==> design.v <==
`default_nettype none
module as2650(
	input reset,
	output [12:0] adr,
	input [7:0] dbus_in,
	output [7:0] dbus_out,
	output oeb,
	output rw,
	output opreq,
	output wrp,
	output m_io,
	output d_c,
	input sense,
	output flag,
	input clk
);
	reg [7:0] r0;
	reg [7:0] r123[2:0];
	reg [7:0] r123_2[2:0];
	reg [14:0] pc;
	reg [7:0] psu;
	reg [7:0] psl;
	reg [7:0] ins_reg;
	reg [14:0] stack[7:0];
	reg [7:0] cycle;
	reg halted;
	reg [7:0] holding_reg;
	reg [7:0] addr_buff;
	reg [1:0] idx_ctrl;
	assign flag = psu[6];
	reg r_opreq;
	assign opreq = r_opreq;
	reg r_rw;
	assign rw = r_rw;
	reg [12:0] r_addr;
	assign adr = r_addr;
	reg r_m_io;
	assign m_io = r_m_io;
	reg r_d_c;
	assign d_c = r_d_c;
	reg r_wrp;
	assign wrp = r_wrp;
	reg [7:0] b_buf;
	assign oeb = r_rw ? 0 : 1;
	assign dbus_out = b_buf;
	wire [7:0] instr_reg = ins_reg[1:0] == 0 ? r0 : (psl[4] ? r123_2[ins_reg[1:0] - 1] : r123[ins_reg[1:0] - 1]);
	wire [7:0] instr_reg_p1 = instr_reg + 1;
	wire [7:0] instr_reg_m1 = instr_reg - 1;
	wire [14:0] branch_addr = pc + (dbus_in[6:0] >= 64 ? -(64 - (dbus_in[6:0] - 64)) : dbus_in[6:0]);
	wire carry = psl[0];
	wire overflow = psl[2];
	wire [7:0] rrr = psl[3] ? {carry, instr_reg[7:1]} : {instr_reg[0], instr_reg[7:1]};
	wire [7:0] rrl = psl[3] ? {instr_reg[6:0], carry} : {instr_reg[6:0], instr_reg[7]};
	wire [7:0] input1 = ins_reg[3:2] == 0 ? holding_reg : instr_reg;
	wire [7:0] input2 = ins_reg[3:2] == 0 ? instr_reg : holding_reg;
	wire [7:0] alu_next = alu_step(input1, input2);
	wire [16:0] mul_res = r0 * (psl[4] ? r123_2[0] : r123[0]);
	always @(posedge clk) begin
		if(reset) begin
			pc <= 0;
			r0 <= 0;
			r123[0] <= 0;
			r123[1] <= 0;
			r123[2] <= 0;
			r123_2[0] <= 0;
			r123_2[1] <= 0;
			r123_2[2] <= 0;
			psu <= 0;
			psl <= 0;
			cycle <= 0;
			r_opreq <= 0;
			r_rw <= 0;
			r_addr <= 0;
			r_m_io <= 1;
			r_d_c <= 0;
			r_wrp <= 0;
			halted <= 0;
			idx_ctrl <= 0;
			b_buf <= 0;
		end else if(!halted) begin
			psu[7] <= sense;
			cycle <= cycle + 1;
			if(cycle == 0) begin  
				idx_ctrl <= 0;
				r_m_io <= 1;
				r_opreq <= 1;
				r_rw <= 0;
				r_addr <= pc[12:0];
				pc <= pc + 1;
			end else if(cycle == 1) begin  
				ins_reg <= dbus_in;
				r_opreq <= 0;
			end else begin
				if(ins_reg[4]) begin
					if(ins_reg[3]) begin
						if(ins_reg == 'h9B || ins_reg == 'hBB) begin
							if(cycle == 2) begin  
								pc <= pc + 1;
								r_addr <= pc[12:0];
								r_opreq <= 1;
								r_rw <= 0;
							end else if(cycle == 3) begin  
								if(dbus_in[7]) begin  
									r_addr <= branch_addr[12:0];
									r_opreq <= 1;
									r_rw <= 0;
									cycle <= 8;
									ins_reg <= ins_reg == 'h9B ? 'h1B : 'h3B;
								end else begin  
									pc <= {1'b0, 1'b0, branch_addr[12:0]};
									r_opreq <= 0;
									cycle <= 0;
								end
							end
						end else if(ins_reg == 'h9F || ins_reg == 'hBF) begin
							if(cycle == 2) begin
								pc <= pc + 1;
								r_addr <= pc;
								r_opreq <= 1;
								r_rw <= 0;
							end else if(cycle == 3) begin
								addr_buff <= dbus_in;
								pc <= pc + 1;
								r_addr <= pc;
							end else if(cycle == 4) begin
								if(ins_reg == 'hBF) begin
									stack[psu[2:0]] <= pc;
									psu[2:0] <= psu[2:0] + 1;
								end
								if(addr_buff[7]) begin  
									r_addr <= {addr_buff[4:0], dbus_in};
								end else begin  
									r_opreq <= 0;
									pc <= {addr_buff[4:0], dbus_in} + (psl[4] ? r123_2[2] : r123[2]);
									cycle <= 0;
								end
							end else if(cycle == 5) begin
								addr_buff <= dbus_in;
								r_addr <= r_addr + 1;
							end else if(cycle == 6) begin
								pc <= {addr_buff[6:0], dbus_in};
								r_opreq <= 0;
								cycle <= 0;
							end
						end else begin
							if(cycle == 2) begin
								if(ins_reg[7:4] == 'h5 || ins_reg[7:4] == 'h7 || ins_reg[7:4] == 'hD || ins_reg[7:4] == 'hF) begin
									write_reg(ins_reg[7:4] == 'hD ? instr_reg_p1 : (ins_reg[7:4] == 'hF ? instr_reg_m1 : instr_reg), ins_reg[1:0]);
									if((ins_reg[7:4] == 'hD ? instr_reg_p1 : (ins_reg[7:4] == 'hF ? instr_reg_m1 : instr_reg)) == 0) begin  
										pc <= pc + (ins_reg[2] ? 2 : 1);
										cycle <= 0;
									end else begin
										pc <= pc + 1;
										r_addr <= pc;
										r_opreq <= 1;
										r_rw <= 0;
									end
								end else begin
									if(
										((ins_reg[7:4] == 'h1 || ins_reg[7:4] == 'h3)
										&&
										(ins_reg[1:0] != 'b11 && ins_reg[1:0] != psl[7:6]))
										||
										((ins_reg[7:4] == 'h9 || ins_reg[7:4] == 'hB)
										&&
										(ins_reg[1:0] == psl[7:6]))
										) begin  
										pc <= pc + (ins_reg[2] ? 2 : 1);
										cycle <= 0;
									end else begin
										pc <= pc + 1;
										r_addr <= pc;
										r_opreq <= 1;
										r_rw <= 0;
									end
								end
							end else if(cycle == 3) begin
								if(!ins_reg[2]) begin  
									if(dbus_in[7]) begin  
										r_addr <= branch_addr[12:0];
										cycle <= 8;
									end else begin  
										push_stack();
										pc <= branch_addr[12:0];
										r_opreq <= 0;
										cycle <= 0;
									end
								end else begin  
									addr_buff <= dbus_in;
									pc <= pc + 1;
									r_addr <= pc;
								end
							end else if(cycle == 4) begin  
								if(addr_buff[7]) begin  
									r_addr <= {addr_buff[4:0], dbus_in};
									cycle <= 8;
								end else begin  
									push_stack();
									pc <= {addr_buff[6:0], dbus_in};
									r_opreq <= 0;
									cycle <= 0;
								end
							end else if(cycle == 8) begin  
								addr_buff <= dbus_in;
								r_addr <= r_addr + 1;
							end else if(cycle == 9) begin  
								push_stack();
								pc <= {dbus_in[4:0], addr_buff};
								r_opreq <= 0;
								cycle <= 0;
							end
						end
					end else begin
						if((ins_reg[7:4] == 'h1 || ins_reg[7:4] == 'h3) && ins_reg[2]) begin
							if(cycle == 2) begin
								if(ins_reg[1:0] == 'b11 || ins_reg[1:0] == psl[7:6]) begin  
									pc <= stack[psu[2:0] - 3'd1];
									psu[2:0] <= psu[2:0] - 1;
									if(ins_reg[7:4] == 'h3) begin  
										psu[5] <= 0;
									end
									cycle <= 0;
								end else begin  
									cycle <= 0;
								end
							end
						end else if((ins_reg[7:4] == 'h3 || ins_reg[7:4] == 'h7) && !ins_reg[2]) begin
							if(cycle == 2) begin
								r_opreq <= 1;
								r_rw <= 0;
								r_m_io <= 0;
								r_d_c <= ins_reg[7:4] == 'h7 ? 1 : 0;
							end else if(cycle == 3) begin
								set_cc_for(dbus_in);
								write_reg(dbus_in, ins_reg[1:0]);
								r_opreq <= 0;
								r_m_io <= 1;
								cycle <= 0;
							end
						end else if((ins_reg[7:4] == 'hB || ins_reg[7:4] == 'hF) && !ins_reg[2]) begin
							if(cycle == 2) begin
								r_opreq <= 1;
								r_rw <= 1;
								b_buf <= instr_reg;
								r_m_io <= 0;
								r_d_c <= ins_reg[7:4] == 'hF ? 1 : 0;
							end else if(cycle == 3) begin
								r_wrp <= 1;
							end else if(cycle == 4) begin
								r_wrp <= 0;
								r_opreq <= 0;
								r_rw <= 0;
								r_m_io <= 1;
								cycle <= 0;
							end
						end else if(ins_reg[7:4] == 'h5 && !ins_reg[2]) begin
							if(cycle == 2) begin
								if(psl[3]) begin
									psl[0] <= instr_reg[0];
									psl[5] <= instr_reg[6];
								end
								set_cc_for(rrr);
								write_reg(rrr, ins_reg[1:0]);
								cycle <= 0;
							end
						end else if(ins_reg[7:4] == 'hD && !ins_reg[2]) begin
							if(cycle == 2) begin
								if(psl[3]) begin
									psl[0] <= instr_reg[7];
									psl[5] <= instr_reg[4];
								end
								set_cc_for(rrl);
								write_reg(rrl, ins_reg[1:0]);
								cycle <= 0;
							end
						end else if(ins_reg[7:4] >= 'h94 && ins_reg[7:4] <= 'h97) begin  
							if(cycle == 2) begin
								write_reg(instr_reg + (psl[0] ? 0 : 'hA0) + (psl[5] ? 0 : 'h0A), ins_reg[1:0]);
								cycle <= 0;
							end
						end else begin
							if(cycle == 2) begin
								if(ins_reg == 'h90) begin  
									if(psl[4]) begin
										r123_2[1] <= mul_res[7:0];
										r123_2[2] <= mul_res[15:8];
									end else begin
										r123[1] <= mul_res[7:0];
										r123[2] <= mul_res[15:8];
									end
									cycle <= 0;
								end else if(ins_reg == 'h91) begin  
									if(psl[4]) begin
										r0 <= r123_2[0];
										r123_2[0] <= r0;
									end else begin
										r0 <= r123[0];
										r123[0] <= r0;
									end
									cycle <= 0;
								end else if(ins_reg == 'h10) begin  
									r0 <= stack[psu[2:0] - 3'd1][7:0];
									if(psl[4]) begin
										r123_2[0] <= stack[psu[2:0] - 3'd1][14:8];
									end else begin
										r123[0] <= stack[psu[2:0] - 3'd1][14:8];
									end
									psu[2:0] <= psu[2:0] - 1;
									cycle <= 0;
								end else if(ins_reg == 'h11) begin  
									stack[psu[2:0] - 3'd1][7:0] <= r0;
									if(psl[4]) begin
										stack[psu[2:0]][14:8] <= r123_2[0];
									end else begin
										stack[psu[2:0]][14:8] <= r123[0];
									end
									psu[2:0] <= psu[2:0] + 1;
									cycle <= 0;
								end else if(ins_reg == 'h12) begin
									r0 <= psu;
									set_cc_for(r0);
									cycle <= 0;
								end else if(ins_reg == 'h13) begin
									r0 <= psl;
									set_cc_for(r0);
									cycle <= 0;
								end else if(ins_reg == 'h92) begin
									psu <= r0;
								end else if(ins_reg == 'h93) begin
									psl <= r0;
								end else begin
									r_rw <= 0;
									r_opreq <= 1;
									pc <= pc + 1;
									r_addr <= pc;
								end
							end else if(cycle == 3) begin
								if(ins_reg == 'h74) begin
									psu <= psu & ~dbus_in;
								end else if(ins_reg == 'h75) begin
									psl <= psl & ~dbus_in;
								end else if(ins_reg == 'h76) begin
									psu <= psu | dbus_in;
								end else if(ins_reg == 'h77) begin
									psl <= psl | dbus_in;
								end else if(ins_reg == 'hB4 || ins_reg == 'hB6) begin
									psl[7:6] <= (psu & dbus_in) == dbus_in ? 0 : 2;
								end else if(ins_reg == 'hB5 || ins_reg == 'hB7) begin
									psl[7:6] <= (psl & dbus_in) == dbus_in ? 0 : 2;
								end else if(ins_reg >= 'hF4 && ins_reg <= 'hF7) begin  
									psl[7:6] <= (instr_reg & dbus_in) == dbus_in ? 0 : 2;
								end
								r_opreq <= 0;
								cycle <= 0;
							end
						end
					end
				end else begin
					if(cycle == 2) begin
						if(ins_reg == 'h40) begin  
							halted <= 1;
							cycle <= 0;
						end else if(ins_reg == 'hC0) begin  
							cycle <= 0;
						end else begin
							if(ins_reg[3:2] == 0) begin  
								if(ins_reg[7:4] == 0) begin  
									r0 <= instr_reg;
									set_cc_for(instr_reg);
									cycle <= 0;
								end else if(ins_reg[7:4] == 'hC && ins_reg[3:2] == 0) begin  
									write_reg(r0, ins_reg[1:0]);
									set_cc_for(r0);
									cycle <= 0;
								end else begin  
									holding_reg <= r0;
									cycle <= 4;
								end
							end else begin
								r_opreq <= 1;
								r_rw <= 0;
								r_addr <= pc[12:0];
								pc <= pc + 1;
								if(ins_reg[3:2] == 1) begin
									cycle <= 3;
								end else if(ins_reg[3:2] == 2) begin
									cycle <= 'b10_000000;
								end else if(ins_reg[3:2] == 3) begin
									cycle <= 'b11_000000;
								end
							end
						end
					end else if(cycle == 3) begin
						r_opreq <= 0;
						holding_reg <= dbus_in;
					end else if(cycle == 4) begin
						if(ins_reg[7:5] == 7) begin
							if(psl[1]) begin
								psl[7:6] <= input1 > input2 ? 'b01 : (input1 < input2 ? 'b10 : 'b00);
							end else begin
								psl[7:6] <= input1[7] == input2[7] ? (input1 > input2 ? 'b01 : (input1 < input2 ? 'b10 : 'b00)) : (input1[7] ? 'b10 : 'b01);
							end
						end else begin
							set_cc_for(alu_next);
							write_reg(alu_next, idx_ctrl != 0 || ins_reg[3:2] == 0 ? 0 : ins_reg[1:0]);
							if(ins_reg[7:5] == 4 || ins_reg[7:5] == 5) begin
								psl[5] <= alu_next[4];
								psl[2] <= input1[7] == input2[7] && alu_next[7] != input1[7];
								psl[0] <= alu_next < input1;
							end
						end
						r_opreq <= 0;
						cycle <= 0;
					end
					else if(cycle == 8) begin
						if(ins_reg >= 'hC4 && ins_reg <= 'hC7) begin
							cycle <= 0;
						end else begin
							r_wrp <= 1;
						end
					end else if(cycle == 9) begin
						r_rw <= 0;
						r_wrp <= 0;
						r_opreq <= 0;
						cycle <= 0;
					end
					else if(cycle == 'b10_000000) begin
						cycle <= dbus_in[7] ? 'b01_000000 : (ins_reg[7:5] == 6 ? 8 : 3);  
						r_addr <= pc[12:0] + 1 + (dbus_in[6:0] >= 64 ? -(64 - (dbus_in[6:0] - 64)) : dbus_in[6:0]);  
						if(!dbus_in[7]) begin
							setup_read();
						end
					end
					else if(cycle == 'b11_000000) begin
						addr_buff <= dbus_in;  
						r_addr <= r_addr + 1;  
						pc <= pc + 1;
					end else if(cycle == 'b11_000001) begin
						cycle <= addr_buff[7] ? 'b01_000000 : (ins_reg[7:5] == 6 ? 8 : 3);  
						idx_ctrl <= addr_buff[6:5];
						if(!addr_buff[7]) begin
							if(addr_buff[6:5] == 0) begin
								r_addr <= {addr_buff[4:0], dbus_in};
							end else begin
								r_addr <= {addr_buff[4:0], dbus_in} + (addr_buff[6:5] == 1 ? instr_reg_p1 : (addr_buff[6:5] == 2 ? instr_reg_m1 : instr_reg));
								write_reg(addr_buff[6:5] == 1 ? instr_reg_p1 : (addr_buff[6:5] == 2 ? instr_reg_m1 : instr_reg), ins_reg[1:0]);
							end
							setup_read();
						end else begin
							r_addr <= {addr_buff[4:0], dbus_in};
						end
					end
					else if(cycle == 'b01_000000) begin
						addr_buff <= dbus_in;  
						r_addr <= r_addr + 1;  
					end else if(cycle == 'b01_000001) begin
						if(idx_ctrl == 0) begin
							r_addr <= {addr_buff[4:0], dbus_in};
						end else begin
							r_addr <= {addr_buff[4:0], dbus_in} + (idx_ctrl[1:0] == 1 ? instr_reg_p1 : (idx_ctrl[1:0] == 2 ? instr_reg_m1 : instr_reg));
							write_reg(idx_ctrl[1:0] == 1 ? instr_reg_p1 : (idx_ctrl[1:0] == 2 ? instr_reg_m1 : instr_reg), ins_reg[1:0]);
						end
						cycle <= ins_reg[7:5] == 6 ? 8 : 3;  
						setup_read();
					end
				end
			end
		end
	end
	task write_reg(input [7:0] data, input [1:0] r_addr);
		begin
			if(r_addr == 0) begin
				r0 <= data;
			end else begin
				if(psl[4]) begin
					r123_2[r_addr - 1] <= data;
				end else begin
					r123[r_addr - 1] <= data;
				end
			end
		end
	endtask
	task push_stack();
		begin
			if(ins_reg[7:4] == 'h3 || ins_reg[7:4] == 'h7 || ins_reg[7:4] == 'hB) begin
				stack[psu[2:0]] <= pc;
				psu[2:0] <= psu[2:0] + 1;
			end
		end
	endtask
	task set_cc_for(input [7:0] val);
		begin
			psl[7:6] <= val > 127 ? 'b10 : (val != 0 ? 'b01 : 'b00);
		end
	endtask
	task setup_read();
		begin
			if(ins_reg[7:4] == 'hC) begin
				r_rw <= 1;
				b_buf <= addr_buff[6:5] != 0 ? r0 : instr_reg;  
				cycle <= 8;
			end
		end
	endtask
	function [7:0] alu_step(input [7:0] input1, input [7:0] input2);
		begin
			if(ins_reg[7:5] == 1) begin
				alu_step = input1 ^ input2;
			end else if(ins_reg[7:5] == 2) begin
				alu_step = input1 & input2;
			end else if(ins_reg[7:5] == 3) begin
				alu_step = input1 | input2;
			end else if(ins_reg[7:5] == 4) begin
				alu_step = input1 + input2 + (psl[3] && psl[0]);
			end else if(ins_reg[7:5] == 5) begin
				alu_step = input1 + ~input2 + (!psl[3] || psl[0]);
			end else begin
				alu_step = input2;
			end
		end
	endfunction
endmodule
==> run.sh <==
#!/bin/bash
# the make line also repeats each setting of config.mk as NAME=value (left out here)
make -C /OpenROAD-flow-scripts/flow DESIGN_CONFIG=/design/flow/config.mk WORK_HOME=/design/flow/orfs CLKGATE_MAP_FILE= finish
==> config.mk <==
export PLATFORM = sky130hd
export DESIGN_NAME = as2650
export DESIGN_NICKNAME = as2650
export VERILOG_FILES = /design/flow/design.v
export SDC_FILE = /design/flow/constraint.sdc
export NUM_CORES = 4
export LEC_CHECK = 0
export ABC_AREA = 1
export CAP_MARGIN = 15
export CELL_PAD_IN_SITES_DETAIL_PLACEMENT = 2
export CELL_PAD_IN_SITES_GLOBAL_PLACEMENT = 0
export CORE_ASPECT_RATIO = 1.93
export CORE_MARGIN = 2
export CORE_UTILIZATION = 60
export CTS_CLUSTER_DIAMETER = 330
export HOLD_SLACK_MARGIN = 0.17
export MIN_ROUTING_LAYER = met2
export SETUP_SLACK_MARGIN = -0.03
export SLEW_MARGIN = 20
export TNS_END_PERCENT = 20
==> constraint.sdc <==
create_clock -name core_clock -period 4.95 [get_ports {clk}]
set_input_delay 0.9900 -clock core_clock [delete_from_list [all_inputs] [get_ports {clk}]]
set_output_delay 0.9900 -clock core_clock [all_outputs]
set_load 0.01 [all_outputs]
==> COMMIT_EDITMSG, run 1 <==
Refresh implementation metrics

* Synthesized-area fraction occupied by and/or/nand/nor cells: 0.274
- Die Span Y: 314 µm
- The synthesis report lists the most area-consuming cells as edfxtp_1, nand2_1, o21ai_0.
- Max-area cell share: 0.209
- Area enclosed by the die boundary: 51,700 µm²
* Mapped cell area: 29,900 µm²
- The number of cells reported by Yosys stat comes to 4,513.
* Number of standard-cell rows in the floorplan: 113
* Chip area in the Yosys report: 29,900 µm²
* Tool Error: [ERROR DPL-0033] detailed placement checks failed during check placement.
- Mean area per synthesized cell: 6.62 µm²
- Fraction of synthesis flops using an asynchronous set or reset pin: 0
- For reference, the top cells by count after synthesis are nand2_1, inv_1, o21ai_0.
* Most area-hungry cell type in the Yosys netlist: edfxtp_1
- In this run, the synthesized area fraction spent on adder and majority cells is recorded as 0.0798.
- The cell-mix breakdown from Yosys lists the compound-gate area share as 0.253.
- Progress stopped at detailed placement.
- The number of different library cells used by synthesis comes to 81.
* Starting density of the core: 0.607
- Most used flip-flop cell after synthesis: edfxtp_1
- The placement summary gives the final routability congestion estimate as 1.73.
- Share of the synthesized netlist area taken by xor and xnor gates: 0.0270
- In this run the standard cell core region covers 49,200 µm².
- Synthesis inferred 284 register bits.
- At floorplan, the net count of the design was reported as 4,688.
* Most frequent cell after synthesis: nand2_1
* Flip-flops with a built-in enable: 208
* Area fraction in mux cells: 0.00101
- The run stopped with a tool error.
* Top non-seq family: simple AND/OR/NAND/NOR gates
- Number of instances in the synthesized netlist: 4,513
- I/O pin cnt: 39
* Input/output buffers: 38
- Counting the warning lines in the Yosys log gives 1.
- Post-synthesis sequential area ratio: 0.260
- The die is 165 µm wide.
stage by stage:
stage          worst slack, ps  hold slack, ps  power, mW  TNS (ps)  std cells
2_1_floorplan            -23.7             440       9.13     -39.2       4513
3_3_place_gp              -344             451       13.8     -4060       5411
==> inputs of run 2 (changes only) <==
- CELL_PAD_IN_SITES_DETAIL_PLACEMENT: 2 -> 0
- CELL_PAD_IN_SITES_GLOBAL_PLACEMENT: 0 -> 1
- CORE_ASPECT_RATIO: 1.93 -> 1.68
- CORE_UTILIZATION: 60 -> 50
- CTS_CLUSTER_DIAMETER: 330 -> 240
- CTS_CLUSTER_SIZE: not set -> 88
- MIN_ROUTING_LAYER: met2 -> not set
- SETUP_SLACK_MARGIN: -0.03 -> 0.89
- TNS_END_PERCENT: 20 -> 5
==> COMMIT_EDITMSG, run 2 <==
Refresh implementation metrics

- Result of the run: stopped before the end
* Last stage the flow got to: global routing
* Tool Error: [ERROR GRT-0116] Global routing finished with congestion. Check the congestion regions in the DRC Viewer.
* Post-synthesis sequential area ratio: 0.260
* Starting density of the core: 0.503
* Number of warning messages in the yosys log: 1
* Input/output buffers: 38
* Routability-driven placement congestion ratio: 1.20
- The overall die size recorded for this design is 61,800 µm².
* Most frequent cell after synthesis: nand2_1
- Of the post-synthesis cell area, the dominant cell type holds 0.209.
- The synthesized design contains 208 enable-type register cells.
* Synthesized-area fraction occupied by and/or/nand/nor cells: 0.274
- Flops after synth: 284
- Number of buffers between clock root and the deepest sink: 3
* Number of hold-repair buffers added at the cts stage: 0
* Cell variety after synth: 81
- Gr ovfl total: 55
- For this run, the total global-route usage over all layers was measured as 0.627.
- The synthesis report names the predominant flop master as edfxtp_1.
- Detailed placement ended at an HPWL of 133 mm.
- Area fraction in mux cells: 0.00101
- After synthesis, the cell types taking the most area are edfxtp_1, nand2_1, o21ai_0.
* Area of placed instances: 33,400 µm²
* Number of buffers created by CTS: 7
- TritonCTS reports the number of clock sinks as 284.
- Per the OpenROAD floorplan log, the height of the die is 321 µm.
- Total placed cells including tap cells: 5,497
- Chip area in the Yosys report: 29,900 µm²
- Before any placement, the netlist area is recorded as 29,900 µm².
- Std-Cell Core Area: 59,400 µm²
* Fraction of synthesis flops using an asynchronous set or reset pin: 0
* Most common library cells after synthesis: nand2_1, inv_1, o21ai_0
- For reference, the top logic cell family by area is simple AND/OR/NAND/NOR gates.
* FA/HA/MAJ Cells, Area Fraction: 0.0798
- The die is 193 µm wide.
- Per the synthesis report, the AND-OR/OR-AND share of the synthesized area is 0.253.
* Mean area per synthesized cell: 6.62 µm²
- Most area-hungry cell type in the Yosys netlist: edfxtp_1
- I/O pin cnt: 39
* Share of the synthesized netlist area taken by xor and xnor gates: 0.0270
- Number of standard cells reported by yosys: 4,513
* Root buffer cell: clkbuf_16
- Number of instances in the synthesized netlist: 4,513
- The report lists the number of standard-cell rows as 116.
- The net count after synthesis is 4,688.
- Maximum level of the CTS H-tree: 1
==> run 2: what timing repair did <==
action                                  in CTS
endpoints found under the setup margin     133
pin swaps                                  150
gates resized                              298
buffers inserted                            36
==> run 2: per-layer routing <==
metal,track usage,GRT overflow
met5,0.118,0
met4,0.641,22
met3,0.373,1
met2,0.849,32
met1,0.635,0
==> run 2: metrics by stage <==
stage          worst slack, ps  total power, mW
3_3_place_gp              -238             14.1
3_5_place_dp              -314             14.1
4_1_cts                  -13.9             16.0
2_1_floorplan              226             9.15
==> inputs of run 3 (changes only) <==
- ABC_AREA: 1 -> not set
- CAP_MARGIN: 15 -> 20
- CELL_PAD_IN_SITES_DETAIL_PLACEMENT: 0 -> not set
- CELL_PAD_IN_SITES_GLOBAL_PLACEMENT: 1 -> not set
- CORE_ASPECT_RATIO: 1.68 -> not set
- CORE_UTILIZATION: 50 -> 59
- CTS_CLUSTER_DIAMETER: 240 -> not set
- CTS_CLUSTER_SIZE: 88 -> not set
- HOLD_SLACK_MARGIN: 0.17 -> not set
- SETUP_SLACK_MARGIN: 0.89 -> -0.49
- TNS_END_PERCENT: 5 -> not set
- clock period: 4.95 -> 5.38 ns (I/O delays scaled with it)
==> COMMIT_EDITMSG, run 3 <==
Refresh implementation metrics

- RSZ-0062 raised after global routing: yes
* Type of element launching the critical path: register
* Number of standard-cell rows in the floorplan: 81
* Synthesized-area fraction occupied by and/or/nand/nor cells: 0.188
* Mapped cell area: 29,000 µm²
- Max Cap Violations: 0
- In this run the horizontal extent of the chip is 226 µm.
- The chip occupies 51,000 µm².
* Final setup TNS: -7500 ps
- Counting buffers and inverters, the worst setup path is 25 cells deep.
- Fill cells in the final layout number 3,829.
- Counting every sink on the clock net gives 284.
- Per the run report, area growth between synthesis and finish was 14.1%.
* Family with the most delay on the worst path: AND-OR/OR-AND gates
- Per the post-synthesis report, the nets total 3,784.
- CP Data Required Time: 5870 ps
- Setup Viol. Count Final: 45
* I/O pin cnt: 39
* Number of hold violations in the final report: 0
- The largest total area in the synthesized netlist belongs to edfxtp_1.
- Number of buffers between clock root and the deepest sink: 3
* Wire length of the first global-routing pass: 217 mm
- Power of the sequential group: 2.98 mW
- Across every metal layer, demand over resource in global routing totals 0.581.
- Fraction of synthesis flops using an asynchronous set or reset pin: 0
* Length of the first detailed-routing pass in iterations: 14
- Most common library cells after synthesis: nand2_1, nor2_1, a21oi_1, clkbuf_1, o21ai_0
- Critical-path cell with the highest stage delay: ha_1
* Number of hold-repair buffers added at the cts stage: 0
* Share of the synthesized netlist area taken by xor and xnor gates: 0.0377
- After the last flow step, the layout net total stands at 3,904.
- Highest layer used for signal routing: met5
- Clock skew on the completed layout was measured at 39.2 ps.
- In this run the standard cell core region covers 48,700 µm².
- Switching power as a fraction of the total was reported as 0.511.
- FF-to-FF Start: ins_reg[1]$_DFFE_PP_
* AND-OR/OR-AND share of the synthesized area: 0.268
* Worst-skew pair later-pin latency: 600 ps
* Pre-CTS setup slack: -517 ps
* Internal power contribution: 6.73 mW
- Final critical delay including setup and external delays: 5770 ps
- Yosys reports a chip area of 29,000 µm².
* Power Density: 415 nW/µm²
- For this block, the routed nets add up to 152 mm of wire.
- The post-route report lists met1 wire length as 49.8 mm.
- In this run the worst hold path is classified as reg2reg.
* Number of buffers created by CTS: 34
- The endpoint identified for the worst register-to-register timing path is r_addr[12]$_SDFFE_PP0P_.
- Per STA, the endpoint of the critical path is r_addr[12]$_SDFFE_PP0P_.
- Element type at the critical path end: register
* Flops after synth: 284
- The detailed router reports a met3 wire length of 29.1 mm.
- Per the gpl log, the routability congestion estimate is 1.16.
- The main area contributors are edfxtp_1, dfxtp_1, ha_1.
- Relative max-transition margin: 0.208
- In this run, the synthesized area fraction spent on adder and majority cells is recorded as 0.0824.
- Leading power group: combinational logic
* Top non-seq family: AND-OR/OR-AND gates
- After detailed routing, the met2 layer carries 57.2 mm of wire.
- Cell leakage power: 12.9 nW
- Starting density of the core: 0.596
- DRC violations left: 0
- Max-area cell share: 0.215
* Power share of the combinational group: 0.600
* Flip-flops with a built-in enable: 208
- Design Power: 13.8 mW
- Once detailed placement completed, the half-perimeter wirelength came to 110 mm.
- STA shows the worst reg2reg path with a cell count of 25.
* Stage delay of the slowest cell on the critical path: 400 ps
- Pin count of the biggest net entering global routing: 53
* Slack of the worst reg-to-reg path: -390 ps
- Once routing completed, OpenROAD measured the worst setup slack at -388 ps.
- The transition time recorded at the tightest slew-check pin is 1180 ps.
* Via total after detailed routing: 35,000
- Most prevalent standard cell on the critical path: buf_4
* Critical path arrival: 6250 ps
- Final period utilization: 1.07
- The share of total power dissipated in the clock network is 0.183.
* Number of slew-limit violations in the final report: 0
- Once detail routing completed, the nets flagged for antenna violations numbered 0.
* Number of standard cells reported by yosys: 3,609
* Number of warning messages in the yosys log: 1
- Post-synthesis sequential area ratio: 0.267
- Maximum resistive drop on vdd: 325 µV
- The analysis attributes to net switching a power of 7.03 mW.
- Via density: 7.91
* Maximum operating frequency: 0.173 GHz
* Mean area per synthesized cell: 8.05 µm²
* Gr ovfl total: 0
- OpenSTA lists the critical path startpoint as ins_reg[1]$_DFFE_PP_.
- After the flow finishes, the layout carries non-filler instances totaling 4,428.
- The critical path is of the reg2reg type.
* Utilization of the core after routing: 0.680
* Most frequent cell after synthesis: nand2_1
- Root buffer cell: clkbuf_16
* Critical path buffers and inverters: 6
- Input/output buffers: 38
- Cell variety after synth: 100
- Most used flip-flop cell after synthesis: edfxtp_1
* Die Span Y: 226 µm
- Number of antenna violations at the first check in global routing: 14
- Layout check fault list: setup timing
- Hold path depth: 2
* Number of instances in the synthesized netlist: 3,609
- Total placed cells including tap cells: 4,349
- Sequential power share: 0.217
- Area fraction in mux cells: 0.0927
- The report shows a maximum critical-path fanout of 6.
- Clock transition time at the flip-flop clock pins of the worst setup and hold paths: 70 ps
- Power attributed to combinational cells: 8.26 mW
- Per the detail_route report, routed wire per instance is 34.3 µm.
- The detailed router finished its first iteration with 7,983 violations.
- Result of the run: finished with violations
- CTS tree: yes
* Power dissipated in the clock network: 2.51 mW
- The number of global-route vias before repair is 32,500.
- OpenROAD warnings: 51
* Maximum level of the CTS H-tree: 2
==> run 3: metrics by stage <==
step	hold WS, ps	cell area [µm²]
after global placement	478	31800
after floorplan	460	29100
after global routing	547	33100
final	509	33100
after CTS	504	33000
after detailed placement	493	31800
==> run 3: what timing repair did <==
action / CTS / global route
gates cloned: 0 / 0
resized: 1 / 15
buffers inserted: 0 / 8
pin swaps: 0 / 3
setup endpoints to repair: 5 / 16
==> run 3: metal layers <==
| layer | vias up | track usage |
|---|---|---|
| li1 | 13800 | - |
| met1 | 16000 | 0.705 |
| met2 | 3927 | 0.782 |
| met3 | 1251 | 0.299 |
| met4 | 24 | 0.415 |
| met5 | - | 0.0332 |
==> run 3: area by class of cell <==
cell class	instances	area, µm²	share of cell area
Multi-Input combinational cell	2835	19600	0.591
Sequential cell	284	7770	0.235
Timing Repair Buffer	395	3100	0.0937
Clock buffer	36	858	0.0259
Tap cell	664	831	0.0251
Inverter	179	672	0.0203
Clock inverter	26	302	0.00910
Antenna cell	9	22.5	0.000680
==> inputs of run 4 (changes only) <==
- CORE_ASPECT_RATIO: not set -> 1.72
- CORE_UTILIZATION: 59 -> 65
- MAX_ROUTING_LAYER: not set -> met4
==> COMMIT_EDITMSG, run 4 <==
Refresh implementation metrics

* I/O pin cnt: 39
* Number of standard cells reported by yosys: 3,609
- The die covers 46,500 µm².
- Top area cells in the synthesized netlist: edfxtp_1, dfxtp_1, ha_1
- Overall routing resource usage recorded by global route was 0.853.
* Flip-flops with a built-in enable: 208
- Recorded from the global router log, the overflow total was 985.
- Measured along the x axis, the die boundary spans 165 µm.
- Logged for this run, the post-placement worst setup slack is -525 ps.
* Routability-driven placement congestion ratio: 1.25
* DPL Wire Length: 116 mm
- The share of the core area taken by cells at floorplan is 0.659.
* Result of the run: stopped before the end
- Number of warning messages in the yosys log: 1
- The run ended at global routing.
* Share of the synthesized netlist area taken by xor and xnor gates: 0.0377
- Area fraction in mux cells: 0.0927
- Number of buffers created by CTS: 29
- Most common library cells after synthesis: nand2_1, nor2_1, a21oi_1, clkbuf_1, o21ai_0
- Post-synthesis, Yosys gives the total cell area as 29,000 µm².
* Net count entering floorplan: 3,784
- Mean area per synthesized cell: 8.05 µm²
- Tool Error: [ERROR GRT-0116] Global routing finished with congestion. Check the congestion regions in the DRC Viewer.
* Die Span Y: 281 µm
* Maximum level of the CTS H-tree: 1
* Top non-seq family: AND-OR/OR-AND gates
- Cell variety after synth: 100
* Most used flip-flop cell after synthesis: edfxtp_1
* Max-area cell share: 0.215
- Port buffering added 38 buffers.
* Number of buffers between clock root and the deepest sink: 3
* Root buffer cell: clkbuf_16
* Number of instances in the synthesized netlist: 3,609
- Number of standard-cell rows in the floorplan: 101
- In this run the standard cell core region covers 44,100 µm².
- Of the total synthesized cell area, the portion taken by full adders, half adders and majority gates is 0.0824.
- Most area-hungry cell type in the Yosys netlist: edfxtp_1
- CTS sink cnt: 284
- Of the synthesized area, sequential elements account for 0.267.
- After synthesis the cells add up to 29,000 µm².
- Of the total synthesized cell area, the portion taken by AND-OR and OR-AND cells is 0.268.
- The cell-mix breakdown from Yosys lists the simple-gate area share as 0.188.
- Fraction of synthesis flops using an asynchronous set or reset pin: 0
* Most frequent cell after synthesis: nand2_1
* Number of hold-repair buffers added at the cts stage: 0
- Flops after synth: 284
## run 4: timing repair
item	in CTS
resized	4
setup endpoints to repair	6
pin swaps	1
endpoints found under the hold margin	0
setup buffers	1
## run 4: per-layer routing
layer / track usage / overflow
met1: 0.826 / 14
met2: 0.994 / 624
met3: 0.700 / 50
met4: 0.856 / 297
met5: - / -
## run 4: metrics by stage
step                instances  area, µm²  TNS, ps  hold WS, ps  utilization
floorplan                3609      29100    -2030          460            -
global placement         4301      32100    -1750          471        0.727
detailed placement       4301      32100    -4850          487        0.728
CTS                      4355      33000    -5960          514        0.749
==> inputs of run 5 (changes only) <==
- CORE_ASPECT_RATIO: 1.72 -> not set
- CORE_UTILIZATION: 65 -> 66
- SETUP_SLACK_MARGIN: -0.49 -> not set
==> COMMIT_EDITMSG, run 5 <==
Refresh implementation metrics

- The average instance in the mapped netlist occupies 8.05 µm².
- The report lists the number of standard-cell rows as 76.
- Number of buffers between clock root and the deepest sink: 3
- During placement, the flow inserted port buffers numbering 38.
- The overall die size recorded for this design is 45,700 µm².
- CTS sink cnt: 284
* Synthesized-area fraction occupied by and/or/nand/nor cells: 0.188
- Most common library cells after synthesis: nand2_1, nor2_1, a21oi_1, clkbuf_1, o21ai_0
- Flops after synth: 284
- When the netlist entered floorplanning its net count stood at 3,784.
- I/O pin cnt: 39
- Of the post-synthesis cell area, the dominant cell type holds 0.215.
- Starting density of the core: 0.671
- In the Yosys stats the netlist draws on 100 distinct library cells.
- Counting every instance in the synthesized netlist gives 3,609.
* Die X-Extent: 214 µm
* Tool Error: [ERROR GRT-0232] Routing congestion too high. Check the congestion heatmap in the GUI.
* Top non-seq family: AND-OR/OR-AND gates
- CTS built an H-tree with a depth of 2.
* Number of hold-repair buffers added at the cts stage: 0
* Share of the synthesized netlist area taken by xor and xnor gates: 0.0377
- Flip-flops with a built-in enable: 208
- The share of the Yosys chip area taken by registers is 0.267.
- Routability-driven placement finished with a final weighted congestion of 1.22.
- Std-Cell Core Area: 43,300 µm²
- After synthesis, the cell types taking the most area are edfxtp_1, dfxtp_1, ha_1.
* Number of warning messages in the yosys log: 1
- Prior to clock tree synthesis, the placed netlist has a worst setup slack of -366 ps.
- Looking at the gate-level netlist, the highest instance count belongs to nand2_1.
* Root buffer cell: clkbuf_16
- Last stage the flow got to: global routing
- Die Span Y: 214 µm
- The detailed placer reported the number of placed instances as 4,225.
- The run stopped with a tool error.
- Per the GRT congestion report, total overflow comes to 92.
- In this run, the synthesized area fraction spent on adder and majority cells is recorded as 0.0824.
* Number of standard cells reported by yosys: 3,609
- DPL Wire Length: 104 mm
- Area fraction in mux cells: 0.0927
* Mapped cell area: 29,000 µm²
- Number of buffers created by CTS: 34
* AND-OR/OR-AND share of the synthesized area: 0.268
- Most area-hungry cell type in the Yosys netlist: edfxtp_1
- Chip area in the Yosys report: 29,000 µm²
- All-Layer GR Usage: 0.787
* Fraction of synthesis flops using an asynchronous set or reset pin: 0
- Most used flip-flop cell after synthesis: edfxtp_1
[run 5: what timing repair did]
action                                  in CTS
endpoints found under the setup margin      14
resized                                     24
cloned                                       0
pin swaps                                   11
endpoints found under the hold margin        0
setup buffers                               10
[run 5: stage by stage]
step | setup TNS [ps] | cell area [µm²] | power, mW
detailed placement | -1960 | 31400 | 10.2
global placement | -283 | 31400 | 10.0
floorplan | 0 | 29200 | 7.38
CTS | -16.5 | 32800 | 12.8
[run 5: routing by layer]
layer | GRT usage | overflow
met1 | 0.808 | 2
met2 | 0.911 | 45
met3 | 0.637 | 4
met4 | 0.715 | 41
met5 | - | -
==> inputs of run 6 (changes only) <==
- CORE_UTILIZATION: 66 -> 64
- CTS_CLUSTER_DIAMETER: not set -> 26
- SETUP_SLACK_MARGIN: not set -> 1.57
- clock period: 5.38 -> 5.35 ns (I/O delays scaled with it)
==> COMMIT_EDITMSG, run 6 <==
Refresh implementation metrics

- Result of the run: stopped before the end
- The flow stopped in global routing.
- Tool Error: [ERROR GRT-0232] Routing congestion too high. Check the congestion heatmap in the GUI.
* Maximum level of the CTS H-tree: 3
* Die Span Y: 217 µm
* Gr ovfl total: 77
* Post-synthesis sequential area ratio: 0.267
- Summing every instance area after synthesis gives 29,000 µm².
- Of all flip-flops after synthesis, the portion carrying an async set or reset was 0.
- Number of warning messages in the yosys log: 1
- By count the netlist is led by nand2_1, nor2_1, a21oi_1, clkbuf_1, o21ai_0.
* All-Layer GR Usage: 0.814
* Max-area cell share: 0.215
- Counting every sink on the clock net gives 284.
- Top non-seq family: AND-OR/OR-AND gates
- For reference, the top cells by area after synthesis are edfxtp_1, dfxtp_1, ha_1.
- RePlAce ended its routability-driven mode at a weighted congestion of 1.21.
- I/O pin cnt: 39
- Root buffer cell: clkbuf_16
- Of all cell types, the one taking the most synthesized area is edfxtp_1.
* AND-OR/OR-AND share of the synthesized area: 0.268
- After technology mapping, the gate count stands at 3,609.
- In this run, the synthesized area fraction spent on xor and xnor cells is recorded as 0.0377.
- The horizontal die dimension reported for this design is 217 µm.
- The cell-mix breakdown from Yosys lists the simple-gate area share as 0.188.
* Most frequent cell after synthesis: nand2_1
- Once placement finished, the instance area stood at 31,800 µm².
- Input/output buffers: 38
* Flip-flops with a built-in enable: 208
- Number of standard-cell rows in the floorplan: 78
* Number of hold-repair buffers added at the cts stage: 0
- Net count entering floorplan: 3,784
- Std-Cell Core Area: 45,100 µm²
- The synthesis report names the predominant flop master as edfxtp_1.
* Flops after synth: 284
* DPL Wire Length: 106 mm
- In the Yosys report the total cell count is 3,609.
* Mean area per synthesized cell: 8.05 µm²
- In this run, the synthesized area fraction spent on adder and majority cells is recorded as 0.0824.
- Per the OpenROAD floorplan log, the area of the die is 47,100 µm².
- Chip area in the Yosys report: 29,000 µm²
- Starting density of the core: 0.644
- Number of buffers between clock root and the deepest sink: 3
* Cell variety after synth: 100
- Area fraction in mux cells: 0.0927
- The number of clock buffers added by TritonCTS is 75.
run 6: layer usage:
metal	GRT usage	overflow
met2	0.934	48
met4	0.768	22
met1	0.826	3
met5	-	-
met3	0.665	4
run 6: what timing repair did:
item | CTS
endpoints found under the hold margin | 0
pin swaps | 138
cloned | 1
buffers inserted | 117
setup endpoints to repair | 435
resized | 271
run 6: through the flow:
| step | total power, mW | std cells | setup slack (ps) | setup TNS (ps) | hold WS [ps] |
|---|---|---|---|---|---|
| after CTS | 16.4 | 4481 | 135 | 0 | 495 |
| after global placement | 10.3 | 4223 | 5.56 | 0 | 472 |
| after floorplan | 7.61 | 3609 | 270 | 0 | 460 |
| after detailed placement | 10.5 | 4223 | -82.6 | -141 | 485 |
==> inputs of run 7 (changes only) <==
- ABC_AREA: not set -> 1
- CAP_MARGIN: 20 -> 15
- CELL_PAD_IN_SITES_DETAIL_PLACEMENT: not set -> 0
- CELL_PAD_IN_SITES_GLOBAL_PLACEMENT: not set -> 0
- CORE_ASPECT_RATIO: not set -> 1.25
- CORE_UTILIZATION: 64 -> 69
- CTS_CLUSTER_DIAMETER: 26 -> 240
- CTS_CLUSTER_SIZE: not set -> 96
- GPL_ROUTABILITY_DRIVEN: not set -> 0
- HOLD_SLACK_MARGIN: not set -> 0.06
- MAX_ROUTING_LAYER: met4 -> not set
- PLACE_DENSITY_LB_ADDON: not set -> 0.28
- SETUP_SLACK_MARGIN: 1.57 -> -0.03
- TNS_END_PERCENT: not set -> 15
- clock period: 5.35 -> 4.95 ns (I/O delays scaled with it)
==> COMMIT_EDITMSG, run 7 <==
Refresh implementation metrics

- In the Yosys report the total cell count is 4,513.
- The synthesized instance count is 4,513.
- Yosys reports that the most numerous cell types are nand2_1, inv_1, o21ai_0.
* Max-area cell share: 0.209
* AND-OR/OR-AND share of the synthesized area: 0.253
- Pre-CTS setup slack: -283 ps
- The placement report lists the number of port buffers as 38.
- Mean area per synthesized cell: 6.62 µm²
* Cell variety after synth: 81
- Starting density of the core: 0.697
- Per the OpenROAD floorplan log, the width of the die is 190 µm.
- The die covers 45,000 µm².
- In this run, the synthesized area fraction spent on adder and majority cells is recorded as 0.0798.
- Top area cells in the synthesized netlist: edfxtp_1, nand2_1, o21ai_0
- CTS sink cnt: 284
* Flip-flops with a built-in enable: 208
* Root buffer cell: clkbuf_16
- Global routing finished with a remaining overflow of 68.
- In this run the core area contains 85 standard-cell rows.
- Die Span Y: 237 µm
- Number of warning messages in the yosys log: 1
- Across every metal layer, demand over resource in global routing totals 0.636.
* Top non-seq family: simple AND/OR/NAND/NOR gates
* DPL Wire Length: 99.5 mm
- Result of the run: stopped before the end
- Flops after synth: 284
- 39 I/O pins were placed.
- The mapped netlist covers 29,900 µm².
- Maximum level of the CTS H-tree: 1
- Last stage the flow got to: global routing
- The number of nets handed over by synthesis was 4,688.
- Chip area in the Yosys report: 29,900 µm²
- Tool Error: [ERROR GRT-0116] Global routing finished with congestion. Check the congestion regions in the DRC Viewer.
* Most used flip-flop cell after synthesis: edfxtp_1
* Number of buffers between clock root and the deepest sink: 3
- Number of hold-repair buffers added at the cts stage: 0
* Fraction of synthesis flops using an asynchronous set or reset pin: 0
- Looking at area per cell type in the netlist, the leader is edfxtp_1.
- Of the total synthesized cell area, the portion taken by XOR and XNOR cells is 0.0270.
- The core region is 42,900 µm².
- Per the TritonCTS log, the buffer count is 6.
- Most frequent cell after synthesis: nand2_1
- Of the post-synthesis cell area, the part taken by muxes is 0.00101.
- Post-synthesis sequential area ratio: 0.260
- Per the synthesis report, the simple-gate share of the synthesized area is 0.274.
==> run 7: stage by stage <==
stage / std cells / area, µm² / utilization / hold slack, ps / setup TNS, ps
after CTS: 5191 / 32500 / 0.758 / 485 / -33.8
after floorplan: 4513 / 29900 / - / 440 / -39.2
after detailed placement: 5165 / 32000 / 0.748 / 453 / -1290
after global placement: 5165 / 32000 / 0.748 / 449 / -439
==> run 7: routing by layer <==
metal | global-route usage | GRT overflow
met1 | 0.681 | 1
met2 | 0.822 | 34
met3 | 0.431 | 0
met4 | 0.546 | 33
met5 | 0.221 | 0
==> run 7: repair_timing <==
item,4_1_cts
pin swaps,18
setup endpoints to repair,7
gates resized,32
gates cloned,0
buffers inserted,18
==> inputs of run 8 (changes only) <==
- CAP_MARGIN: 15 -> 20
- CELL_PAD_IN_SITES_DETAIL_PLACEMENT: 0 -> not set
- CELL_PAD_IN_SITES_GLOBAL_PLACEMENT: 0 -> not set
- CORE_ASPECT_RATIO: 1.25 -> not set
- CORE_UTILIZATION: 69 -> 40
- CTS_CLUSTER_DIAMETER: 240 -> not set
- CTS_CLUSTER_SIZE: 96 -> not set
- GPL_ROUTABILITY_DRIVEN: 0 -> not set
- GPL_TIMING_DRIVEN: not set -> 0
- HOLD_SLACK_MARGIN: 0.06 -> not set
- MAX_ROUTING_LAYER: not set -> met4
- MIN_ROUTING_LAYER: not set -> met2
- PLACE_DENSITY_LB_ADDON: 0.28 -> not set
- SETUP_SLACK_MARGIN: -0.03 -> not set
- TNS_END_PERCENT: 15 -> 70
- clock period: 4.95 -> 4.76 ns (I/O delays scaled with it)
==> COMMIT_EDITMSG, run 8 <==
Refresh implementation metrics

- Number of buffers between clock root and the deepest sink: 3
- I/O pin cnt: 39
- Mapped cell area: 29,900 µm²
* Number of instances in the synthesized netlist: 4,513
- Root buffer cell: clkbuf_16
* Number of warning messages in the yosys log: 1
* CTS sink cnt: 284
- The net count after synthesis is 4,688.
* Flops after synth: 284
- After global routing the overflow that remains totals 884.
- The synthesis report names the predominant flop master as edfxtp_1.
* Last stage the flow got to: global routing
- Post-synthesis sequential area ratio: 0.260
* Starting density of the core: 0.403
* Area enclosed by the die boundary: 76,900 µm²
- Input/output buffers: 37
* Synthesized-area fraction occupied by and/or/nand/nor cells: 0.274
* Number of hold-repair buffers added at the cts stage: 0
- At the end of routability-driven placement, the weighted congestion stood at 1.34.
* All-Layer GR Usage: 0.913
* Die X-Extent: 277 µm
- Flip-flops with a built-in enable: 208
- Grouping non-sequential cells by family puts the most area in simple AND/OR/NAND/NOR gates.
* Cell variety after synth: 81
- Most common library cells after synthesis: nand2_1, inv_1, o21ai_0
- The flow did not finish.
- Max-area cell share: 0.209
- Measured against the total synthesized area, the mux share comes to 0.00101.
- Detailed placement finished with a half-perimeter wire length of 153 mm.
* AND-OR/OR-AND share of the synthesized area: 0.253
* Mean area per synthesized cell: 6.62 µm²
* Number of standard cells reported by yosys: 4,513
- The first error in the log reads "[ERROR GRT-0116] Global routing finished with congestion. Check the congestion regions in the DRC Viewer".
- The area recorded from the Yosys report for this design is 29,900 µm².
* Most frequent cell after synthesis: nand2_1
* Fraction of synthesis flops using an asynchronous set or reset pin: 0
* Top area cells in the synthesized netlist: edfxtp_1, nand2_1, o21ai_0
- The cell type that accounts for the most area after synthesis is edfxtp_1.
- The H-tree was split into 2 levels.
- FA/HA/MAJ Cells, Area Fraction: 0.0798
* Number of buffers created by CTS: 37
- According to the floorplan log, the row count is 100.
- Of the total synthesized cell area, the portion taken by XOR and XNOR cells is 0.0270.
- According to the floorplan report, the die height is 277 µm.
- In this run the standard cell core region covers 74,200 µm².
* Pre-CTS setup slack: -3150 ps
## run 8: layer usage
metal  GRT overflow  track usage
met5              -            -
met4            117        0.771
met3            629        0.973
met2            138        0.933
met1              -            -
## run 8: timing repair
item	in CTS
pin swaps	99
buffers inserted	130
resized	323
setup endpoints to repair	272
cloned	1
## run 8: through the flow
step / instance area (µm²) / total power [mW] / std cells / TNS, ps / hold slack (ps)
3_5_place_dp: 31800 / 14.6 / 5532 / -226590 / 458
2_1_floorplan: 30000 / 9.51 / 4513 / 0 / 440
3_3_place_gp: 31600 / 14.6 / 5519 / -320330 / 448
4_1_cts: 35100 / 18.5 / 5723 / -2730 / 479
==> inputs of run 9 (changes only) <==
- ABC_AREA: 1 -> not set
- CORE_UTILIZATION: 40 -> 27
- GPL_TIMING_DRIVEN: 0 -> not set
- MAX_ROUTING_LAYER: met4 -> not set
- MIN_ROUTING_LAYER: met2 -> not set
- TNS_END_PERCENT: 70 -> not set
- clock period: 4.76 -> 9.49 ns (I/O delays scaled with it)
==> COMMIT_EDITMSG, run 9 <==
Refresh implementation metrics

- Result of the run: finished clean
* Length of the first detailed-routing pass in iterations: 9
- Area fraction in mux cells: 0.0927
- Synthesis produced a netlist whose cell count is 3,609.
* Power dissipated in the clock network: 1.47 mW
- The critical path goes through buf_4, inv_1, ha_1, buf_4, mux2i_1, o22ai_1, nor3_2, buf_4, inv_1, ha_1, a22oi_1, xnor2_1, ha_1, a21o_1, a21oi_1, o21bai_1, a21oi_1, o21bai_1, a21oi_1, nor2_1, o221ai_1, nand3_1, a222oi_1, a211oi_1.
- FF-to-FF Start: ins_reg[0]$_DFFE_PP_
- From the final report, the count of setup violators was given as 0.
- Power of the sequential group: 1.67 mW
- FA/HA/MAJ Cells, Area Fraction: 0.0824
* Switching fraction of total power: 0.511
- Element type at the critical path end: register
- For the worst reg-to-reg path, the endpoint reported by OpenROAD is r_addr[8]$_SDFFE_PP0P_.
- In the power breakdown, the internal column shows 3.60 mW.
- RSZ-0062 raised after global routing: no
* Number of buffers created by CTS: 36
* CTS tree: yes
- Final period utilization: 0.782
- Of the total power, the clock network draws 0.199.
- STA classifies the critical path startpoint as a register.
- Detailed routing inserted a total of 31,300 vias.
- For reference, the critical path is launched at ins_reg[0]$_DFFE_PP_.
- Summed over all nets, the switching power comes to 3.76 mW.
* Number of nets with antenna violations after routing: 0
* Pre-CTS setup slack: 2000 ps
* I/O pin cnt: 39
- In this run, the synthesized area fraction spent on xor and xnor cells is recorded as 0.0377.
* Vias in the first global route: 29,100
- Post-synthesis sequential area ratio: 0.267
* Antenna diode count: 0
- According to the Yosys statistics, the synthesized design has a chip area of 29,000 µm².
- CTS saw 284 sinks.
- After detailed routing, the number of remaining DRC violations is 0.
- Root buffer cell: clkbuf_16
- Number of standard cells reported by yosys: 3,609
- In this design, the stage delay of the slowest critical-path cell is 880 ps.
- Per report_power, the Combinational row totals 4.22 mW.
* Buffer count from post-CTS setup fixing: 0
* OpenROAD warnings: 47
- Counting flops with an async set or reset pin after synthesis yields a share of 0.
- TritonRoute output was used to compute an average wire per cell of 30.1 µm.
- Entering global routing, the biggest net connects 63 pins.
- Maximum resistive drop on vdd: 130 µV
* Capture endpoint of the worst hold path: r_wrp$_SDFFE_PP0P_
* Final critical delay including setup and external delays: 7420 ps
- Number of standard-cell rows in the floorplan: 120
- Mapped cell area: 29,000 µm²
- Cell variety after synth: 100
- Number of slew-limit violations in the final report: 0
- Maximum fanout count along the critical path: 22
- Family with the most delay on the worst path: AND-OR/OR-AND gates
- The floorplan step set the die width to 332 µm.
- The floorplan step set the die height to 332 µm.
- Among all cell types in the netlist, the one instantiated most often is nand2_1.
* Power share of the combinational group: 0.574
- The commonest cells after synthesis are nand2_1, nor2_1, a21oi_1, clkbuf_1, o21ai_0.
- For this block, the initial DRC count from the detailed router was 5,008.
* Final worst slack: 2070 ps
* Top area cells in the synthesized netlist: edfxtp_1, dfxtp_1, ha_1
* Fin cells: 4,931
- DPL Wire Length: 109 mm
* Wire length of the first global-routing pass: 212 mm
* Clock transition time at the flip-flop clock pins of the worst setup and hold paths: 70 ps
* Worst Setup Path Type: reg2reg
- Number of hold violations in the final report: 0
- Detailed-route wire length: 149 mm
- The largest share of the power goes to combinational logic.
- No sink is reached through more buffers than the 3 on the longest clock path.
- Once placement completed, the tool counted placed cells totaling 4,867.
* Critical path buffers and inverters: 5
- Hold path depth: 2
- Relative max-transition margin: 0.136
* Std-Cell Core Area: 107,000 µm²
* Power Density: 228 nW/µm²
- For this run, the top clock speed supported by timing is 0.135 GHz.
- Maximum level of the CTS H-tree: 2
- The buffer_ports step reported a buffer count of 38.
- Per the synth log, the flip-flop and latch total comes to 284.
- After synthesis, the largest family of logic cells by area is AND-OR/OR-AND gates.
- The launch point of the worst min-delay path is recorded as r_wrp$_SDFFE_PP0P_.
- Termination of the worst setup path: r_addr[8]$_SDFFE_PP0P_
- For this design, the slowest cell found on the critical path is xnor2_1.
- STA puts the critical path data arrival time at 7890 ps.
- CP Data Required Time: 9960 ps
- Synthesized-area fraction occupied by and/or/nand/nor cells: 0.188
* Sequential power share: 0.227
- Number of antenna violations at the first check in global routing: 6
- Area growth from synthesis to final layout: 11.2%
- The commonest register cell is edfxtp_1.
- The synthesized design spends more area on one cell type than any other, namely edfxtp_1.
* Routability-driven placement congestion ratio: 1.09
- Class of the most critical hold timing path: reg2reg
- The share of the core area taken by cells at floorplan is 0.272.
- Max Cap Violations: 0
- Logic depth of the worst register-to-register path: 24
* Flip-flops with a built-in enable: 208
- For the pin with the worst max-slew slack, the measured transition is 1300 ps.
* Worst-skew pair later-pin latency: 620 ps
- Summed over all routing layers, the global router reports a total usage of 0.259.
* Final setup TNS: 0 ps
- Dividing the synthesized area by the synthesized cell count gives 8.05 µm².
- Per the GRT congestion report, total overflow comes to 0.
* Number of warning messages in the yosys log: 1
* Resized cells post-CTS: 0
* Largest clock skew in the final design: 45.1 ps
* AND-OR/OR-AND share of the synthesized area: 0.268
- Cell leakage power: 11.8 nW
- Number of hold-repair buffers added at the cts stage: 0
- The chip occupies 110,000 µm².
- At the end of the flow, the number of nets in the layout was 3,678.
* Via density: 6.35
- The number of nets in the synthesized netlist is 3,784.
- The critical path runs through a total of 24 cells.
- In this run the register-to-register setup slack is 2070 ps.
- The area fraction of the largest cell type after synthesis is 0.215.
run 9: routing by layer:
layer  GRT usage  share of wire  vias up  wire, µm
met2       0.374           0.41     2385     60500
met1       0.342           0.39    15100     58500
li1            -              -    13300         -
met3      0.0816           0.13      565     20000
met5           0        0.00032        -        47
met4       0.135          0.065        8      9630
run 9: metrics by stage:
step / hold WS [ps] / util / power, mW / instance area [µm²]
after detailed placement: 483 / 0.291 / 5.68 / 31100
after global routing: 537 / 0.302 / 7.59 / 32300
after global placement: 484 / 0.291 / 5.68 / 31100
after CTS: 500 / 0.302 / 7.15 / 32300
final: 502 / 0.302 / 7.36 / 32300
after floorplan: 460 / - / 4.17 / 29000
run 9: cell type report:
cell class	count	area, µm²
Sequential cell	284	7770
Clock inverter	22	263
Inverter	179	672
Fill cell	11400	74600
Timing Repair Buffer	167	1340
Clock buffer	41	941
Multi-Input combinational cell	2835	19500
Tap cell	1403	1760
==> inputs of run 10 (changes only) <==
- ABC_AREA: not set -> 1
- CAP_MARGIN: 20 -> 15
- CORE_UTILIZATION: 27 -> 40
- CTS_CLUSTER_DIAMETER: not set -> 321
- GPL_TIMING_DRIVEN: not set -> 1
- MAX_ROUTING_LAYER: not set -> met4
- MIN_ROUTING_LAYER: not set -> met2
- PLACE_DENSITY: not set -> 0.86
- SLEW_MARGIN: 20 -> 30
- TNS_END_PERCENT: not set -> 90
- clock period: 9.49 -> 5.57 ns (I/O delays scaled with it)
==> COMMIT_EDITMSG, run 10 <==
Refresh implementation metrics

* Result of the run: stopped before the end
* Last stage the flow got to: global routing
- Tool Error: [ERROR GRT-0116] Global routing finished with congestion. Check the congestion regions in the DRC Viewer.
- In the synthesized netlist the async set-or-reset flop fraction comes to 0.
* Flops after synth: 284
* Net count entering floorplan: 4,688
- The synthesized design contains 208 enable-type register cells.
- Share of the synthesized netlist area taken by xor and xnor gates: 0.0270
- Sorting the synthesized cells by how often they occur yields nand2_1, inv_1, o21ai_0.
- Synthesized-area fraction occupied by and/or/nand/nor cells: 0.274
- Mapped cell area: 29,900 µm²
- The clock H-tree reported by CTS has 2 levels.
- Number of warning messages in the yosys log: 1
* Top area cells in the synthesized netlist: edfxtp_1, nand2_1, o21ai_0
* Cell variety after synth: 81
- The report puts the hold buffer count at CTS at 0.
- For reference, the mux area share after synthesis is 0.00101.
* FA/HA/MAJ Cells, Area Fraction: 0.0798
* Starting density of the core: 0.403
* Max-area cell share: 0.209
* Most frequent cell after synthesis: nand2_1
* Top non-seq family: simple AND/OR/NAND/NOR gates
* Total placed cells including tap cells: 5,654
- Of all cell types, the one taking the most synthesized area is edfxtp_1.
- In this run, the synthesized area fraction spent on AND-OR/OR-AND gates is recorded as 0.253.
- Number of buffers created by CTS: 38
* Chip area in the Yosys report: 29,900 µm²
* Die Span Y: 277 µm
- Mean area per synthesized cell: 6.62 µm²
* Number of instances in the synthesized netlist: 4,513
- In this run the count of I/O pins placed on the die edge is 39.
- The root buffer cell chosen for the clock tree is clkbuf_16.
- Area enclosed by the die boundary: 76,900 µm²
- The most used flip-flop cell after synthesis is edfxtp_1.
* Post-synthesis sequential area ratio: 0.260
- CTS sink cnt: 284
- Routability-driven placement congestion ratio: 1.31
* Std-Cell Core Area: 74,200 µm²
- Number of standard cells reported by yosys: 4,513
- Number of buffers between clock root and the deepest sink: 3
* Resized cells post-CTS: 0
* All-Layer GR Usage: 0.787
- DPL Wire Length: 136 mm
* Gr ovfl total: 156
- In this run the tool buffered the top-level ports with 38 buffer cells.
- Die X-Extent: 277 µm
- Post-CTS timing repair inserted 0 buffers for setup.
* Number of standard-cell rows in the floorplan: 100
## run 10: layer usage
metal	track usage	overflow
met5	-	-
met4	0.559	4
met3	0.872	144
met2	0.826	8
met1	-	-
## run 10: metrics by stage
stage               instance area [µm²]  total power [mW]  worst slack, ps  utilization  hold WS (ps)
floorplan                         29900              8.12              436            -           440
global placement                  33300              12.5             88.9        0.449           451
detailed placement                33300              12.5              188        0.449           455
CTS                               34700              15.2              131        0.467           473
==> inputs of run 11 (changes only) <==
- ABC_AREA: 1 -> not set
- CAP_MARGIN: 15 -> 20
- CORE_UTILIZATION: 40 -> 57
- CTS_CLUSTER_DIAMETER: 321 -> not set
- GPL_TIMING_DRIVEN: 1 -> not set
- MAX_ROUTING_LAYER: met4 -> not set
- MIN_ROUTING_LAYER: met2 -> not set
- PLACE_DENSITY: 0.86 -> not set
- SETUP_SLACK_MARGIN: not set -> -0.52
- SLEW_MARGIN: 30 -> 20
- TNS_END_PERCENT: 90 -> not set
- clock period: 5.57 -> 5.44 ns (I/O delays scaled with it)
==> COMMIT_EDITMSG, run 11 <==
Refresh implementation metrics

- Final setup TNS: -7120 ps
* Hold path depth: 2
* DPL Wire Length: 111 mm
* Length of the first detailed-routing pass in iterations: 14
- The count of buffers added on input and output ports is 38.
- The final timing report gives a worst setup slack of -435 ps.
* Net Sw Power: 6.87 mW
- Number of standard-cell rows in the floorplan: 82
- Internal power contribution: 6.83 mW
- WL/cell: 34.7 µm
* Vias in the first global route: 32,700
- The final timing report lists a hold violation count of 0.
- In the final layout, the fill cell count is 4,092.
* Power Density: 412 nW/µm²
- Post-synthesis sequential area ratio: 0.267
- The finished design was reported to have a net count of 3,921.
* Maximum resistive drop on vdd: 330 µV
* Slack of the worst reg-to-reg path: -430 ps
- Detailed-route wire length: 155 mm
- Maximum level of the CTS H-tree: 2
- Top area cells in the synthesized netlist: edfxtp_1, dfxtp_1, ha_1
* Via total after detailed routing: 34,900
- Capture instance of the worst register-to-register path: r123[2][7]$_DFFE_PP_
- The share of total power dissipated in sequential elements is 0.216.
- Gr ovfl total: 0
- The share of total power dissipated in the clock network is 0.189.
- Chip area in the Yosys report: 29,000 µm²
- Top non-seq family: AND-OR/OR-AND gates
* Wire length of the first global-routing pass: 223 mm
- I/O pin cnt: 39
- Measured along the y axis, the die boundary spans 230 µm.
- Largest clock skew in the final design: 35.2 ps
- Walking the critical path from launch to capture passes 18 cell instances.
- Pin count of the biggest net entering global routing: 51
- Number of standard cells reported by yosys: 3,609
- The number of antenna violations at the first check in global routing was 13.
* Worst-case hold slack: 510 ps
- Number of instances in the synthesized netlist: 3,609
- Max Cap Violations: 0
- Clock latency on the worst-skew pair, taken at its later pin, is 600 ps.
- The script parses the final routing iteration and logs DRC violations as 0.
- In this run the worst hold path is classified as reg2reg.
* CTS tree: yes
- The power report attributes to the combinational group a share of 0.595.
- All-Layer GR Usage: 0.571
- Number of nets with antenna violations after routing: 0
* Maximum fanout count along the critical path: 8
* OpenROAD warnings: 50
- Number of warning messages in the yosys log: 1
* Mapped cell area: 29,000 µm²
- Clock transition time at the flip-flop clock pins of the worst setup and hold paths: 60 ps
* Worst-margin pin slew: 1390 ps
- Routability-driven placement congestion ratio: 1.15
* Worst Setup Path Type: reg2reg
* Area growth from synthesis to final layout: 14.6%
* Number of buffers created by CTS: 34
- The chip occupies 52,800 µm².
- Stage delay of the slowest cell on the critical path: 540 ps
- For this run, the leading register cell type out of synthesis is edfxtp_1.
* Cell leakage power: 13.0 nW
- Termination of the worst setup path: r123[2][7]$_DFFE_PP_
* Net count entering floorplan: 3,784
- Power attributed to combinational cells: 8.16 mW
- Family with the most delay on the worst path: adder cells
* Final critical delay including setup and external delays: 5870 ps
* Design Power: 13.7 mW
- The gate-level netlist out of Yosys references 100 unique cell types.
- Along the critical path, the tally of buffer and inverter instances is 1.
- Starting density of the core: 0.578
* Maximum operating frequency: 0.170 GHz
* CP Cell Sequence: mux2_2, buf_4, and2_1, fa_1, ha_1, fa_1, fa_1, ha_1, a21oi_1, o21bai_1, a21oi_1, o21bai_1, a21oi_1, o21bai_1, a2111oi_0, nor3_1, xnor2_1, o2bb2ai_1
- The data arrival time reported for the critical path is 6160 ps.
- For this run, asynchronously set or reset flops after synthesis account for 0.
* Critical-path cell with the highest stage delay: fa_1
* Type of element launching the critical path: register
* Power of the sequential group: 2.96 mW
- Root buffer cell: clkbuf_16
- Share of the synthesized netlist area taken by xor and xnor gates: 0.0377
* Logic depth of the worst register-to-register path: 18
- The max-slew check reports its worst relative slack as 0.0656.
* Element type at the critical path end: register
- Number of buffers between clock root and the deepest sink: 3
- Detailed-route iteration 0 reported a violation count of 7,528.
- CP Data Required Time: 5730 ps
- The cell type that accounts for the most area after synthesis is edfxtp_1.
* Flip-flops with a built-in enable: 208
- The largest share of the power goes to combinational logic.
- Power dissipated in the clock network: 2.58 mW
* Final period utilization: 1.08
- The most frequently used library cell after synthesis is nand2_1.
* Die X-Extent: 230 µm
- Dividing the detail-routed via count by the number of cells gives 7.84.
- The core region is 50,300 µm².
- Mean area per synthesized cell: 8.05 µm²
- Of the total synthesized cell area, the portion taken by AND-OR and OR-AND cells is 0.268.
- The run finished, with violations left.
* Switching fraction of total power: 0.502
- Most common library cells after synthesis: nand2_1, nor2_1, a21oi_1, clkbuf_1, o21ai_0
- Setup Viol. Count Final: 41
* Synthesized-area fraction occupied by and/or/nand/nor cells: 0.188
* Max-area cell share: 0.215
* CTS sink cnt: 284
* FA/HA/MAJ Cells, Area Fraction: 0.0824
* Area fraction in mux cells: 0.0927
* Layout check fault list: setup timing
- Once synthesis finished, the tally of register bits stood at 284.
* Number of slew-limit violations in the final report: 0
## run 11: area by class of cell
| cell class | instances | area, µm² | area share |
|---|---|---|---|
| Multi-Input combinational cell | 2835 | 19500 | 0.587 |
| Clock buffer | 47 | 1000 | 0.0301 |
| Tap cell | 672 | 841 | 0.0253 |
| Inverter | 179 | 672 | 0.0202 |
| Clock inverter | 15 | 219 | 0.00658 |
| Timing Repair Buffer | 412 | 3220 | 0.0966 |
| Antenna cell | 9 | 22.5 | 0.000677 |
| Sequential cell | 284 | 7770 | 0.233 |
## run 11: stage by stage
| step | area (µm²) | setup WS, ps | util | instances |
|---|---|---|---|---|
| 5_1_grt | 33300 | -518 | 0.662 | 4447 |
| 3_5_place_dp | 32000 | -342 | 0.637 | 4380 |
| 2_1_floorplan | 29100 | -481 | - | 3609 |
| 4_1_cts | 33200 | -381 | 0.661 | 4442 |
| 3_3_place_gp | 32000 | -369 | 0.636 | 4380 |
| 6_report | 33300 | -435 | 0.662 | 4453 |
## run 11: metal layers
| layer | share of wire | vias up | GRT usage |
|---|---|---|---|
| met5 | 0.0013 | - | 0.0239 |
| met4 | 0.10 | 12 | 0.408 |
| met3 | 0.19 | 1216 | 0.288 |
| met2 | 0.38 | 3838 | 0.781 |
| met1 | 0.33 | 16000 | 0.687 |
| li1 | - | 13800 | - |
## run 11: timing repair
item | 4_1_cts | 5_1_grt
endpoints found under the setup margin | 0 | 7
resized | 0 | 5
endpoints found under the hold margin | 0 | 0
hold buffers | 0 | 0
setup buffers | 0 | 2
Power and IR drop assume default switching activity.
